==> flow/design.v <==
`timescale 1ns / 1ps
module mult_gen_0(
    CLK,
    A,
    B,
    P
);
input              CLK;
input      [7:0]   A;
input      [7:0]   B;
output     [7:0]   P;
reg [7:0]  a_reg;
reg [7:0]  b_reg;
reg [7:0]  p_reg0;
reg [7:0]  p_reg1;
assign P = p_reg1;
always @(posedge CLK) begin
    a_reg  <= A;
    b_reg  <= B;
    p_reg0 <= a_reg * b_reg;
    p_reg1 <= p_reg0;
end
endmodule
`timescale 1ns / 1ps
module pe(
clk, 
rst,
in_data, 
in_weight, 
in_psum,
in_data_update, 
in_weight_update, 
in_psum_update,
out_psum, 
out_psum_vld
    );
parameter WIDTH             = 8;
parameter PIPELINE_STAGE    = 3;
input                               clk;
input                               rst;
input   [WIDTH - 1 : 0]             in_data;
input   [WIDTH - 1 : 0]             in_weight;
input   [WIDTH - 1 : 0]         in_psum;
input                               in_data_update;
input                               in_weight_update;
input                               in_psum_update;
output  [WIDTH - 1 : 0]         out_psum;
output                              out_psum_vld;
reg     [WIDTH - 1 : 0]             in_data_reg;
reg     [WIDTH - 1 : 0]             in_weight_reg;
reg     [WIDTH - 1 : 0]             in_psum_reg;
wire                                in_update;
wire    [WIDTH - 1 : 0]         out_mult;
reg     [WIDTH - 1 : 0]         in_psum_pipeline        [0 : PIPELINE_STAGE - 1];
reg                                 out_psum_vld_pipeline   [0 : PIPELINE_STAGE];
integer i;
mult_gen_0 mult_unit (
  .CLK(clk),   
  .A(in_data_reg),       
  .B(in_weight_reg),       
  .P(out_mult)       
);
assign in_update = (in_data_update | in_weight_update | in_psum_update);
assign out_psum = in_psum_pipeline[PIPELINE_STAGE-1] + out_mult;
assign out_psum_vld = out_psum_vld_pipeline[PIPELINE_STAGE];
always @(posedge clk) begin
    if(rst) begin
        in_data_reg <= 0;
        in_weight_reg <= 0;
        in_psum_reg <= 0;
    end
    else begin
        if(in_data_update) begin
            in_data_reg <= in_data;
        end
        if(in_weight_update) begin
            in_weight_reg <= in_weight;
        end
        if(in_psum_update) begin
            in_psum_reg <= in_psum;
        end
    end
end
always @(posedge clk) begin
    if(rst) begin
        for(i = 0; i <= PIPELINE_STAGE; i = i + 1) begin: zero_init_out_psum_vld
            out_psum_vld_pipeline[i] <= 0;
        end 
    end
    else begin
        out_psum_vld_pipeline[0] <= in_update;
        for(i = 0; i < PIPELINE_STAGE; i = i + 1) begin: pipeline_stage_out_psum_vld
            out_psum_vld_pipeline[i+1] <= out_psum_vld_pipeline[i];
        end 
    end
end
always @(posedge clk) begin
    if(rst) begin
        for(i = 0; i <= PIPELINE_STAGE - 1; i = i + 1) begin: zero_init_in_psum
            in_psum_pipeline[i] <= 0;
        end 
    end
    else begin
        in_psum_pipeline[0] <= in_psum_reg;
        for(i = 0; i < PIPELINE_STAGE - 1; i = i + 1) begin: pipeline_stage_in_psum
            in_psum_pipeline[i+1] <= in_psum_pipeline[i];
        end 
    end
end
endmodule
`timescale 1ns / 1ps
module pmul(
clk,rst,
in_update,
in_data2,
in_data1,
in_data0,
in_weight2,
in_weight1,
in_weight0,
psum,
psum_vld
    );
    parameter WIDTH = 8;
    input clk;
    input rst;
    input [WIDTH-1:0] in_data2;
    input [WIDTH-1:0] in_data1;
    input [WIDTH-1:0] in_data0;
    input [WIDTH-1:0] in_weight2;
    input [WIDTH-1:0] in_weight1;
    input [WIDTH-1:0] in_weight0;
    input wire        in_update;
    output [WIDTH-1:0]psum;
    output            psum_vld;
    wire [2:0] out_psum_vld;
    wire [WIDTH-1:0] out_psum [0:2];
    assign psum = out_psum[2] + out_psum[1] + out_psum[0];
    assign psum_vld = (out_psum_vld == 3'b111);
    pe pe2( .clk(clk), .rst(rst), 
            .in_data(in_data2), .in_weight(in_weight2), .in_psum(0), 
            .in_data_update(in_update), .in_weight_update(in_update), .in_psum_update(in_update), 
            .out_psum(out_psum[2]), .out_psum_vld(out_psum_vld[2]));
    pe pe1( .clk(clk), .rst(rst), 
            .in_data(in_data1), .in_weight(in_weight1), .in_psum(0), 
            .in_data_update(in_update), .in_weight_update(in_update), .in_psum_update(in_update), 
            .out_psum(out_psum[1]), .out_psum_vld(out_psum_vld[1]));
    pe pe0( .clk(clk), .rst(rst), 
            .in_data(in_data0), .in_weight(in_weight0), .in_psum(0), 
            .in_data_update(in_update), .in_weight_update(in_update), .in_psum_update(in_update), 
            .out_psum(out_psum[0]), .out_psum_vld(out_psum_vld[0]));
endmodule
`timescale 1ns / 1ps
module pcore(
    clk,rst,
    in_update,  
    activate2,
    activate1,
    activate0,
    weight2,
    weight1,
    weight0,
    out_psum,
    out_psum_vld
    );
    parameter WIDTH = 8;
    input wire                      clk,rst,in_update;
    input  wire [3*WIDTH-1:0]       activate2;
    input  wire [3*WIDTH-1:0]       activate1;
    input  wire [3*WIDTH-1:0]       activate0;
    input  wire [3*WIDTH-1:0]       weight2;
    input  wire [3*WIDTH-1:0]       weight1;
    input  wire [3*WIDTH-1:0]       weight0;
    output wire [WIDTH-1:0]         out_psum;
    output wire                     out_psum_vld;
    wire        [WIDTH-1:0]         psum[0:2];
    wire        [2:0]               psum_vld;
    assign out_psum = psum[2] + psum[1] + psum[0];
    assign out_psum_vld = psum_vld[2] & psum_vld[1] & psum_vld[0];
    pmul #(.WIDTH(WIDTH))p2(.clk(clk), .rst(rst), 
         .in_update(in_update), 
         .in_data2(activate2[3*WIDTH-1:2*WIDTH]), .in_data1(activate2[2*WIDTH-1:1*WIDTH]), .in_data0(activate2[1*WIDTH-1:0]), 
         .in_weight2(weight2[3*WIDTH-1:2*WIDTH]), .in_weight1(weight2[2*WIDTH-1:1*WIDTH]), .in_weight0(weight2[1*WIDTH-1:0]), 
         .psum(psum[2]), .psum_vld(psum_vld[2]));
    pmul #(.WIDTH(WIDTH))p1(.clk(clk), .rst(rst), 
         .in_update(in_update), 
         .in_data2(activate1[3*WIDTH-1:2*WIDTH]), .in_data1(activate1[2*WIDTH-1:1*WIDTH]), .in_data0(activate1[1*WIDTH-1:0]), 
         .in_weight2(weight1[3*WIDTH-1:2*WIDTH]), .in_weight1(weight1[2*WIDTH-1:1*WIDTH]), .in_weight0(weight1[1*WIDTH-1:0]), 
         .psum(psum[1]), .psum_vld(psum_vld[1]));
    pmul #(.WIDTH(WIDTH))p0(.clk(clk), .rst(rst), 
         .in_update(in_update), 
         .in_data2(activate0[3*WIDTH-1:2*WIDTH]), .in_data1(activate0[2*WIDTH-1:1*WIDTH]), .in_data0(activate0[1*WIDTH-1:0]), 
         .in_weight2(weight0[3*WIDTH-1:2*WIDTH]), .in_weight1(weight0[2*WIDTH-1:1*WIDTH]), .in_weight0(weight0[1*WIDTH-1:0]), 
         .psum(psum[0]), .psum_vld(psum_vld[0]));
endmodule
`timescale 1ns / 1ps
module computing_core(
clk,rst,
load_done,
activate0,
activate1,
activate2,
weight0,
weight1,
weight2,
weight3,
out_psum0,
out_psum1,
out_psum2,
out_psum3,
out_psum_vld
    );
    parameter WIDTH = 8;
    input  wire                 clk,rst,load_done;
    input  wire  [9*WIDTH-1:0]   weight0,weight1,weight2,weight3;
    input  wire [3*WIDTH-1:0]   activate0;
    input  wire [3*WIDTH-1:0]   activate1;
    input  wire [3*WIDTH-1:0]   activate2;
    output wire [WIDTH-1:0]     out_psum0;
    output wire [WIDTH-1:0]     out_psum1;
    output wire [WIDTH-1:0]     out_psum2;
    output wire [WIDTH-1:0]     out_psum3;
    output wire                 out_psum_vld;
    wire [3:0]      psum_vld;
    assign out_psum_vld = psum_vld[0] & psum_vld[1] & psum_vld[2] & psum_vld[3];
    pcore #(.WIDTH(WIDTH))p0(.clk(clk), .rst(rst), .in_update(load_done),
            .activate2(activate0),
            .activate1(activate1),
            .activate0(activate2),
            .weight2({weight0[64+:8], weight0[56+:8], weight0[48+:8]}),
            .weight1({weight0[40+:8], weight0[32+:8], weight0[24+:8]}),
            .weight0({weight0[16+:8], weight0[8+:8],  weight0[0+:8]}),
            .out_psum(out_psum0), .out_psum_vld(psum_vld[0]));
    pcore #(.WIDTH(WIDTH))p1(.clk(clk), .rst(rst), .in_update(load_done),
            .activate2(activate0),
            .activate1(activate1),
            .activate0(activate2),
            .weight2({weight1[64+:8], weight1[56+:8], weight1[48+:8]}),
            .weight1({weight1[40+:8], weight1[32+:8], weight1[24+:8]}),
            .weight0({weight1[16+:8], weight1[8+:8] , weight1[0+:8]}),
            .out_psum(out_psum1), .out_psum_vld(psum_vld[1]));
    pcore #(.WIDTH(WIDTH))p2(.clk(clk), .rst(rst), .in_update(load_done),
            .activate2(activate0),
            .activate1(activate1),
            .activate0(activate2),
            .weight2({weight2[64+:8], weight2[56+:8], weight2[48+:8]}),
            .weight1({weight2[40+:8], weight2[32+:8], weight2[24+:8]}),
            .weight0({weight2[16+:8], weight2[8+:8] , weight2[0+:8]}),
            .out_psum(out_psum2), .out_psum_vld(psum_vld[2]));
    pcore #(.WIDTH(WIDTH))p3(.clk(clk), .rst(rst), .in_update(load_done),
            .activate2(activate0),
            .activate1(activate1),
            .activate0(activate2),
            .weight2({weight3[64+:8], weight3[56+:8], weight3[48+:8]}),
            .weight1({weight3[40+:8], weight3[32+:8], weight3[24+:8]}),
            .weight0({weight3[16+:8], weight3[8+:8] , weight3[0+:8]}),
            .out_psum(out_psum3), .out_psum_vld(psum_vld[3]));
endmodule
make LEC_CHECK=0 CAP_MARGIN=5 CORE_MARGIN=2 CORE_UTILIZATION=72 SETUP_SLACK_MARGIN=1.59 SLEW_MARGIN=20 TNS_END_PERCENT=5 finish   # period 5.33 ns
run.sh (not shown) runs the stock make flow with config.mk's settings and CLKGATE_MAP_FILE=.
The starting point completed and failed the layout checks on antenna violations, negative setup slack.
==> next run, changes <==
CAP_MARGIN = 20   (was 5)
CTS_CLUSTER_SIZE = 25   (was not set)
SETUP_SLACK_MARGIN = 0.67   (was 1.59)
TNS_END_PERCENT = not set   (was 5)
With this change the flow completed and failed the layout checks on negative setup slack; sequential cell count does not change; wire length stays flat; total power is higher by 1.2%; combinational power increases by about 2%; via count rose by 0.83%; design area barely changes; clock skew barely changes; sequential power hardly moves; first-iteration DRC count grows by 3.1%; setup slack improved by 0.0089 ns; hold slack gets worse by 0.0056 ns.
==> next run, changes <==
CORE_UTILIZATION = 40   (was 72)
CTS_CLUSTER_SIZE = not set   (was 25)
SETUP_SLACK_MARGIN = not set   (was 0.67)
clock period = 6.24 ns   (was 5.33 ns; I/O delays follow)
The changed run finished clean.
Count of clock-buffer cells in the layout came out higher by 20.
Clock power came out lower by 9.5%.
Area after synthesis stays the same.
Cell count came out higher by 12%.
Sequential cell count does not change.
Via count shrinks by 6.0%.
==> next run, changes <==
CORE_UTILIZATION = 60   (was 40)
After rerunning: Global-route usage rises by 7.7 points; first-iteration DRC count rose by roughly a tenth; clock skew drops by 0.0036 ns.
==> next run, changes <==
CAP_MARGIN = 5   (was 20)
CORE_UTILIZATION = 72   (was 60)
SETUP_SLACK_MARGIN = -0.47   (was not set)
clock period = 4.66 ns   (was 6.24 ns; I/O delays follow)
=>
- This time the run completed, yet does not pass: negative setup slack
- first-iteration DRC count increases by 48%
- global-route usage increases by 7.1 points
- non-clock buffer count increases by 85
- cell count decreases by 2.0%
- setup slack gets worse by 1.1 ns
- sequential power increases by 34%
- power increases by 39%
- clock-buffer cell count decreases by 10
- wire length increases by 5.4%
Power and IR drop assume default switching activity.
